==> inputs of 08-19 <==
// arkanoid_audio
module arkanoid_audio
(
	input                clk_48m,
	input                reset,       
	input          [9:0] sound_raw,   
	input                pause,
	input                vol_boost,
	output signed [15:0] sound
);
export LEC_CHECK = 0
export CAP_MARGIN = 20
export CELL_PAD_IN_SITES_DETAIL_PLACEMENT = 0
export CORE_ASPECT_RATIO = 0.89
export CORE_MARGIN = 7
export CORE_UTILIZATION = 20
export CTS_CLUSTER_SIZE = 55
export GPL_ROUTABILITY_DRIVEN = 0
export HOLD_SLACK_MARGIN = 0.12
export MAX_ROUTING_LAYER = met4
export MIN_ROUTING_LAYER = met2
export PLACE_DENSITY_LB_ADDON = 0.09
export SLEW_MARGIN = 40
create_clock -name core_clock -period 8.89 [get_ports {clk_48m}]
run.sh (not shown) runs the stock make flow with config.mk's settings and CLKGATE_MAP_FILE=.
==> inputs of 02-08, as changes to 08-19 <==
==> flow/config.mk (replaced) <==
export PLATFORM = sky130hd
export DESIGN_NAME = arkanoid_audio
export DESIGN_NICKNAME = arkanoid_audio
export VERILOG_FILES = /design/flow/design.v
export SDC_FILE = /design/flow/constraint.sdc
export NUM_CORES = 4
export LEC_CHECK = 0
export CAP_MARGIN = 20
export CELL_PAD_IN_SITES_DETAIL_PLACEMENT = 0
export CORE_ASPECT_RATIO = 0.89
export CORE_MARGIN = 2
export CORE_UTILIZATION = 72
export CTS_CLUSTER_SIZE = 80
export GPL_ROUTABILITY_DRIVEN = 0
export HOLD_SLACK_MARGIN = -0.08
export MAX_ROUTING_LAYER = met4
export MIN_ROUTING_LAYER = met1
export PLACE_DENSITY = 0.39
export SLEW_MARGIN = 0
==> inputs of 09-14, as changes to 08-19 <==
==> flow/config.mk (replaced) <==
export PLATFORM = sky130hd
export DESIGN_NAME = arkanoid_audio
export DESIGN_NICKNAME = arkanoid_audio
export VERILOG_FILES = /design/flow/design.v
export SDC_FILE = /design/flow/constraint.sdc
export NUM_CORES = 4
export LEC_CHECK = 0
export CAP_MARGIN = 20
export CELL_PAD_IN_SITES_DETAIL_PLACEMENT = 1
export CORE_ASPECT_RATIO = 0.89
export CORE_MARGIN = 4
export CORE_UTILIZATION = 20
export CTS_CLUSTER_DIAMETER = 231
export CTS_CLUSTER_SIZE = 55
export GPL_ROUTABILITY_DRIVEN = 0
export HOLD_SLACK_MARGIN = 0.12
export MAX_ROUTING_LAYER = met4
export MIN_ROUTING_LAYER = met1
export PLACE_DENSITY = 0.94
export SLEW_MARGIN = 5
export TNS_END_PERCENT = 50
==> results <==
Well-Tap Cells: 02-08 403; 09-14 1,450; 08-19 1,462
Run status: 02-08 failed layout checks; 09-14 failed layout checks; 08-19 failed layout checks
Reasons for failing layout checks: 02-08 setup timing; 09-14 setup timing; 08-19 setup timing
Footprint of the multi-input gates: 02-08 18,300 um^2; 09-14 18,630 um^2; 08-19 18,350 um^2
Final instance count without filler cells: 02-08 3,070; 09-14 4,113; 08-19 4,236
Post-CTS Repair Setup Buffers: 02-08 11; 09-14 20; 08-19 11
Buffer-and-inverter tally for the worst setup path: 02-08 6; 09-14 4; 08-19 5
Largest fanout on the critical path: 02-08 3; 09-14 5; 08-19 4
Via Count: 02-08 17,930; 09-14 21,480; 08-19 24,110
Met3 usage in global routing: 02-08 0.07444; 09-14 0.06794; 08-19 0.2883
Net switching power figure: 02-08 1.088 mW; 09-14 1.326 mW; 08-19 1.213 mW
Count of fill cells added during filler insertion: 02-08 1,842; 09-14 12,780; 08-19 12,090
Combinational Power Share: 02-08 0.556; 09-14 0.581; 08-19 0.563
Post-layout period usage of the worst path: 02-08 1.080; 09-14 1.166; 08-19 1.074
Number of DRC markers in iteration 0: 02-08 1,295; 09-14 1,976; 08-19 1,974
Row cnt: 02-08 60; 09-14 114; 08-19 115
Cell count after placement: 02-08 3,034; 09-14 4,066; 08-19 4,200
Maximum number of pins on one net before global-route repair: 02-08 62; 09-14 57; 08-19 75

---

==> v17: inputs <==
==> flow/design.v <==
module jt49_dcrm2 #(parameter sw=8) (
    input                clk,
    input                cen,
    input                rst,
    input         [sw-1:0]  din,
    output signed [sw-1:0]  dout
);
localparam dw=10;  
reg  signed [sw+dw:0] integ, exact, error;
reg  signed [sw:0] pre_dout;
reg signed [sw:0] q;
always @(*) begin
    exact = integ+error;
    q = exact[sw+dw:dw];
    pre_dout  = { 1'b0, din } - q;
end
assign dout = pre_dout[sw-1:0];
always @(posedge clk)
    if( rst ) begin
        integ <= {sw+dw+1{1'b0}};
        error <= {sw+dw+1{1'b0}};
    end else if( cen ) begin
        integ <= integ + pre_dout;  
        error <= exact-{q, {dw{1'b0}}};
    end
endmodule
module iir_1st_order
#(
	parameter COEFF_WIDTH = 18,
	parameter COEFF_SCALE = 15,
	parameter DATA_WIDTH  = 16,
	parameter COUNT_BITS  = 10
)
(
	input clk,
	input reset,
	input [COUNT_BITS - 1 : 0] div,
	input signed [COEFF_WIDTH - 1 : 0] A2, B1, B2,
   input signed [DATA_WIDTH - 1 :0] in,
   output [DATA_WIDTH - 1:0] out
);
	reg signed [DATA_WIDTH-1:0] x0,x1,y0;
	reg signed [DATA_WIDTH + COEFF_WIDTH - 1 : 0] out32;
	reg [COUNT_BITS - 1:0] count;
	assign out = y0;
	always @ (*) begin
		out32 <= (B1*x0 + B2*x1) - A2*y0;  
	end
	always @ (posedge clk) begin
		if(reset) begin
			count <= 0;
			x0 <= 0;
			x1 <= 0;
			y0 <= 0;
		end
		else begin
			count <= count + 1'd1;
			if (count == div - 1) begin
					count <= 0;
					y0 <= {out32[DATA_WIDTH + COEFF_WIDTH - 1] , out32[COEFF_SCALE + DATA_WIDTH - 2 : COEFF_SCALE]};
					x1 <= x0;
					x0 <= in;
			end
		end
	end
endmodule  
module iir_2nd_order
#(
	parameter COEFF_WIDTH = 18,
	parameter COEFF_SCALE = 14,
	parameter DATA_WIDTH  = 16,
	parameter COUNT_BITS  = 10
)
(
	input clk,
	input reset,
	input [COUNT_BITS - 1 : 0] div,
	input signed [COEFF_WIDTH - 1 : 0] A2, A3, B1, B2, B3,
   input signed [DATA_WIDTH - 1 : 0] in,
   output [DATA_WIDTH - 1 : 0] out
);
	reg signed [DATA_WIDTH-1 : 0] x0,x1,x2;
	reg signed [DATA_WIDTH-1 : 0] y0,y1;
	reg signed [(DATA_WIDTH + COEFF_WIDTH - 1) : 0] out32;
	reg [COUNT_BITS : 0] count;
	assign out = y0;
	always @ (*) begin
		out32 <= (B1*x0 + B2*x1 + B3*x2) - (A2*y0 + A3*y1);  
	end
	always @ (posedge clk) begin
		if(reset) begin
			count <=  0;
			x0 <= 0;
			x1 <= 0;
			x2 <= 0;
			y0 <= 0;
			y1 <= 0; 
		end
		else begin
			count <= count + 1'd1;
			if (count == div - 1) begin
					count <= 0;
					y1 <= y0;
					y0 <= {out32[DATA_WIDTH + COEFF_WIDTH - 1] , out32[(DATA_WIDTH + COEFF_SCALE - 2) : COEFF_SCALE]};
					x2 <= x1;
					x1 <= x0;
					x0 <= in;
			end
		end
	end
endmodule  
module arkanoid_lpf(
	input clk,
	input reset,
	input signed [15:0] in,
	output signed [15:0] out);
	wire [9:0] div = 10'd256;  
	wire signed [17:0] A2;
	wire signed [17:0] B2;
	wire signed [17:0] B1;
	wire signed [15:0] audio_post_lpf1;
	assign A2 = -18'd18211;
	assign B1 = 18'd7278;
	assign B2 = 18'd7278;
	iir_1st_order lpf6db(.clk(clk),
								.reset(reset),
								.div(div),
								.A2(A2),
								.B1(B1),
								.B2(B2),
								.in(in),
								.out(audio_post_lpf1)); 
	assign out = audio_post_lpf1;
endmodule
module arkanoid_audio
(
	input                clk_48m,
	input                reset,       
	input          [9:0] sound_raw,   
	input                pause,
	input                vol_boost,
	output signed [15:0] sound
);
reg [8:0] div;
always @(posedge clk_48m) begin
	if(!reset)
		div <= 9'd0;
	else
		div <= div + 9'd1;
end
wire dcrm_cen = !div;
wire signed [15:0] sound_dcrm;
jt49_dcrm2 #(16) dcrm
(
	.clk(clk_48m),
	.cen(dcrm_cen),
	.rst(~reset),
	.din({5'd0, sound_raw}),
	.dout(sound_dcrm)
);
wire signed [15:0] sound_filtered;
arkanoid_lpf lpf
(
	.clk(clk_48m),
	.reset(~reset),
	.in(sound_dcrm),
	.out(sound_filtered)
);
assign sound = pause ? 16'd0 : vol_boost ? (sound_filtered <<< 16'd5) : (sound_filtered <<< 16'd4);
endmodule
==> flow/run.sh <==
#!/bin/bash
# the make line also repeats each setting of config.mk as NAME=value (left out here)
make -C /OpenROAD-flow-scripts/flow DESIGN_CONFIG=/design/flow/config.mk WORK_HOME=/design/flow/orfs CLKGATE_MAP_FILE= finish
==> flow/config.mk <==
export PLATFORM = sky130hd
export DESIGN_NAME = arkanoid_audio
export DESIGN_NICKNAME = arkanoid_audio
export VERILOG_FILES = /design/flow/design.v
export SDC_FILE = /design/flow/constraint.sdc
export NUM_CORES = 4
export LEC_CHECK = 0
export CAP_MARGIN = 20
export CORE_MARGIN = 2
export CORE_UTILIZATION = 71
export CTS_CLUSTER_DIAMETER = 28
export CTS_CLUSTER_SIZE = 39
export MAX_ROUTING_LAYER = met4
export SETUP_SLACK_MARGIN = 2.8
export SLEW_MARGIN = 20
==> flow/constraint.sdc <==
create_clock -name core_clock -period 9.35 [get_ports {clk_48m}]
set_input_delay 1.8700 -clock core_clock [delete_from_list [all_inputs] [get_ports {clk_48m}]]
set_output_delay 1.8700 -clock core_clock [all_outputs]
set_load 0.01 [all_outputs]
==> v19 (differences from v17) <==
--- a/flow/config.mk
+++ b/flow/config.mk
@@ -8,8 +8,8 @@
 export CAP_MARGIN = 20
 export CORE_MARGIN = 2
-export CORE_UTILIZATION = 71
-export CTS_CLUSTER_DIAMETER = 28
-export CTS_CLUSTER_SIZE = 39
-export MAX_ROUTING_LAYER = met4
-export SETUP_SLACK_MARGIN = 2.8
+export CORE_UTILIZATION = 67
+export CTS_CLUSTER_DIAMETER = 285
+export CTS_CLUSTER_SIZE = 98
+export PLACE_DENSITY = 0.36
+export SETUP_SLACK_MARGIN = -1.74
 export SLEW_MARGIN = 20
==> flow/constraint.sdc (replaced) <==
create_clock -name core_clock -period 20.0 [get_ports {clk_48m}]
set_input_delay 4.0000 -clock core_clock [delete_from_list [all_inputs] [get_ports {clk_48m}]]
set_output_delay 4.0000 -clock core_clock [all_outputs]
set_load 0.01 [all_outputs]
==> results.cfg <==
; yosys + openroad results
[run_status]
violatedChecks = negative setup slack
outcome = complete, but fails checks

[sta]
setup-violations-final = 8
fin_ws_ps = -170.8

[grt]
grt_pass1_vias = 18600
Source of the figures above: v17

==> results.cfg <==
; yosys + openroad results
[worst_setup_path]
critPathArrivalTime_ps = 10580

[power_and_ir_drop]
pwr.group.clock_mw = 0.184

[clocking]
clock-root-buffer = clkbuf_16

[sta]
setup-violations-final = 0
fin_ws_ps = 9746
finalSetupTns_ps = 0

[grt]
grt_pass1_vias = 16410

[route]
met2_length_mm = 24.86

[run_status]
outcome = finished clean
Source of the figures above: v19

Power and IR drop assume default switching activity.
